Design my_chip, start of the top module:
module my_chip (
    input logic [11:0] io_in,  
    output logic [11:0] io_out,  
    input logic clock,
    input logic reset  
);
Settings: LEC_CHECK=0, CAP_MARGIN=20, CELL_PAD_IN_SITES_GLOBAL_PLACEMENT=2, CORE_MARGIN=2, CORE_UTILIZATION=49, CTS_CLUSTER_SIZE=70, GPL_ROUTABILITY_DRIVEN=1, MIN_ROUTING_LAYER=met1, PLACE_DENSITY_LB_ADDON=0.13, SETUP_SLACK_MARGIN=0.58, SLEW_MARGIN=30; clock period 4.46 ns.
run.sh (not shown) runs the stock make flow with config.mk's settings and CLKGATE_MAP_FILE=.
The baseline finished with timing, DRC and antenna clean.
Rerun with:
- CELL_PAD_IN_SITES_GLOBAL_PLACEMENT: 2 -> unset
- CORE_UTILIZATION: 49 -> 53
- CTS_CLUSTER_DIAMETER: unset -> 331
- CTS_CLUSTER_SIZE: 70 -> 17
- GPL_ROUTABILITY_DRIVEN: 1 -> unset
- MAX_ROUTING_LAYER: unset -> met4
- MIN_ROUTING_LAYER: met1 -> unset
- PLACE_DENSITY: unset -> 0.42
- PLACE_DENSITY_LB_ADDON: 0.13 -> unset
- SETUP_SLACK_MARGIN: 0.58 -> unset
- SLEW_MARGIN: 30 -> 20
- clock period: 4.46 -> 10.0 ns (I/O delays scaled with it)
After rerunning: Flip-flop count is unchanged. Clock-buffer cell count is lower by 41. Core utilization is lower by 0.11 points. Synthesized cell count stays the same. Design area is lower by 7.5%. Sequential share of layout area is higher by 2.8 points. Cell count is lower by 5.4%. Die area is lower by 7.4%. Non-clock buffer count is lower by 81.
Rerun with:
- CORE_UTILIZATION: 53 -> 66
- CTS_CLUSTER_DIAMETER: 331 -> unset
- CTS_CLUSTER_SIZE: 17 -> unset
- MAX_ROUTING_LAYER: met4 -> unset
- PLACE_DENSITY: 0.42 -> unset
- clock period: 10.0 -> 6.86 ns (I/O delays scaled with it)
=> The changed run completed without violations; setup slack degrades by 2.3 ns; via count rose by 3.5%; register-to-register slack degrades by 3.1 ns; first-iteration DRC count rose by 8.5%; critical path depth does not change; clock-buffer cell count rose by 29; power rose by 71%.
Rerun with:
- CAP_MARGIN: 20 -> 40
- CORE_UTILIZATION: 66 -> 72
- CTS_CLUSTER_DIAMETER: unset -> 51
- CTS_CLUSTER_SIZE: unset -> 24
- PLACE_DENSITY: unset -> 0.67
- clock period: 6.86 -> 9.03 ns (I/O delays scaled with it)
Core utilization rises by 6.6 points.
Worst hold slack improved by 0.0059 ns.
Routed wire length rises by 1.5%.
Global-route usage rises by 3.6 points.
Count of clock-buffer cells in the layout falls by 18.
Cell area stays flat.
Setup slack improved by 1.7 ns.
Combinational power falls by 18%.
Sequential power falls by 24%.
Via count rises by 1.4%.

========
## run A
my_chip again, from the RTL that the note above started with.
export LEC_CHECK = 0
export CAP_MARGIN = 25
export CELL_PAD_IN_SITES_DETAIL_PLACEMENT = 2
export CELL_PAD_IN_SITES_GLOBAL_PLACEMENT = 3
export CORE_ASPECT_RATIO = 0.75
export CORE_MARGIN = 5
export CORE_UTILIZATION = 40
export CTS_CLUSTER_DIAMETER = 106
export GPL_TIMING_DRIVEN = 0
export HOLD_SLACK_MARGIN = -0.07
export MAX_ROUTING_LAYER = met5
export MIN_ROUTING_LAYER = met2
export SLEW_MARGIN = 20
export TNS_END_PERCENT = 45
create_clock -name core_clock -period 4.49 [get_ports {clock}]
From the logs: run A reached the end of the flow and failed the layout checks with negative setup slack.
Here is what was changed in the inputs of run B compared with run A.
- setting ABC_AREA to 1 for the first time
- removing CELL_PAD_IN_SITES_GLOBAL_PLACEMENT (formerly 3)
- changing CORE_MARGIN from 5 to 2
- removing GPL_TIMING_DRIVEN (formerly 0)
- removing HOLD_SLACK_MARGIN (formerly -0.07)
- changing CORE_UTILIZATION from 40 to 72
- removing MIN_ROUTING_LAYER (formerly met2)
- setting SETUP_SLACK_MARGIN to 0.8 for the first time
- removing CTS_CLUSTER_DIAMETER (formerly 106)
- removing MAX_ROUTING_LAYER (formerly met5)
- removing CORE_ASPECT_RATIO (formerly 0.75)
- removing TNS_END_PERCENT (formerly 45)
- removing CELL_PAD_IN_SITES_DETAIL_PLACEMENT (formerly 2)
- changing CAP_MARGIN from 25 to 20
- setting PLACE_DENSITY to 0.42 for the first time
- changing the clock period (ns, I/O delays scaled along) from 4.49 to 4.57
==> results <==
- Across run A and run B, a clean result was obtained everywhere but in run A.
- Non-clock buffer total of the final layout went down by more than half going from run A to run B.
- Of run A and run B, the run reporting the higher share of the cycle needed by the critical path after routing was run A.
- Diff run A -> run B | number of cells after detailed placement | up slightly
- Run B vs. run A: number of nets at the end of the flow went up by about 12%.
- Least setup slack across all paths after layout (run B over run A): increase, 1.05 ns
- Run B vs run A — first-pass GRT wire length dropped by more than a quarter
- Taking run A as the reference, in run B fill cell total of the finished layout went down by 64%, netlist area before placement increased 5.3%, sequential fraction of total cell area up 0.48 points.
- Clock-buffer cell count: run B < run A
- Synthesis-to-layout area growth delta for run B relative to run A: 7.3 points lower
Edits applied to the flow inputs when going from run B to run C:
- changing PLACE_DENSITY from 0.42 to 0.36
- setting CTS_CLUSTER_SIZE to 96 for the first time
- changing CAP_MARGIN from 20 to 0
- changing SETUP_SLACK_MARGIN from 0.8 to 1.12
- changing the clock period (ns, I/O delays scaled along) from 4.57 to 3.81
### Flow results
- Run C finished all stages; layout check result: FAIL, due to negative setup slack.
- On number of antenna violations at the first check in global routing: between run C and run B, it ends up lower for run B.
- Run C vs. run B: slew at the pin closest to its max-slew limit rose by 0.16 ns; leakage power up 6.2%.
- Run C against run B: post-route cell area increased by about 10% relative to the old numbers, setup slack saw a decrease.
- On first-pass GRT wire length: run C sits above run B.
- Global-route track usage on met1: run C > run B
- Lower maximum net fanout on the critical path goes to run C over run B.
Edits applied to the flow inputs when going from run C to run D:
- ABC_AREA: 1 -> unset
- PLACE_DENSITY: 0.36 -> 0.42
- CAP_MARGIN: 0 -> 20
- SETUP_SLACK_MARGIN: 1.12 -> unset
- CTS_CLUSTER_SIZE: 96 -> unset
- the clock period (ns, I/O delays scaled along): 3.81 -> 6.15
Higher share of total power in the clock network among run C and run D: run D
The initial antenna violation count of run D is lower than that of run C.
Against run C, run D reports a final-layout non-clock buffer area share that is lower.
Run D finished all stages; the layout is clean.
Taking run C as the reference, in run D design area lost 4700 um2; simple logic cell fraction of the synthesized area lower; final period utilization decreased 14 points; global-route usage dropped 5.3 points.
Run D vs run C: initial standard-cell utilization of the core up
The wire length of run D was superior to that of run C.
Fraction of standard cell area that is sequential (higher): run D
What run D reported for total power has to be multiplied by 1.7 to get the figure for run C.
Power figures rest on the tool's default switching activity, not on a simulated workload.
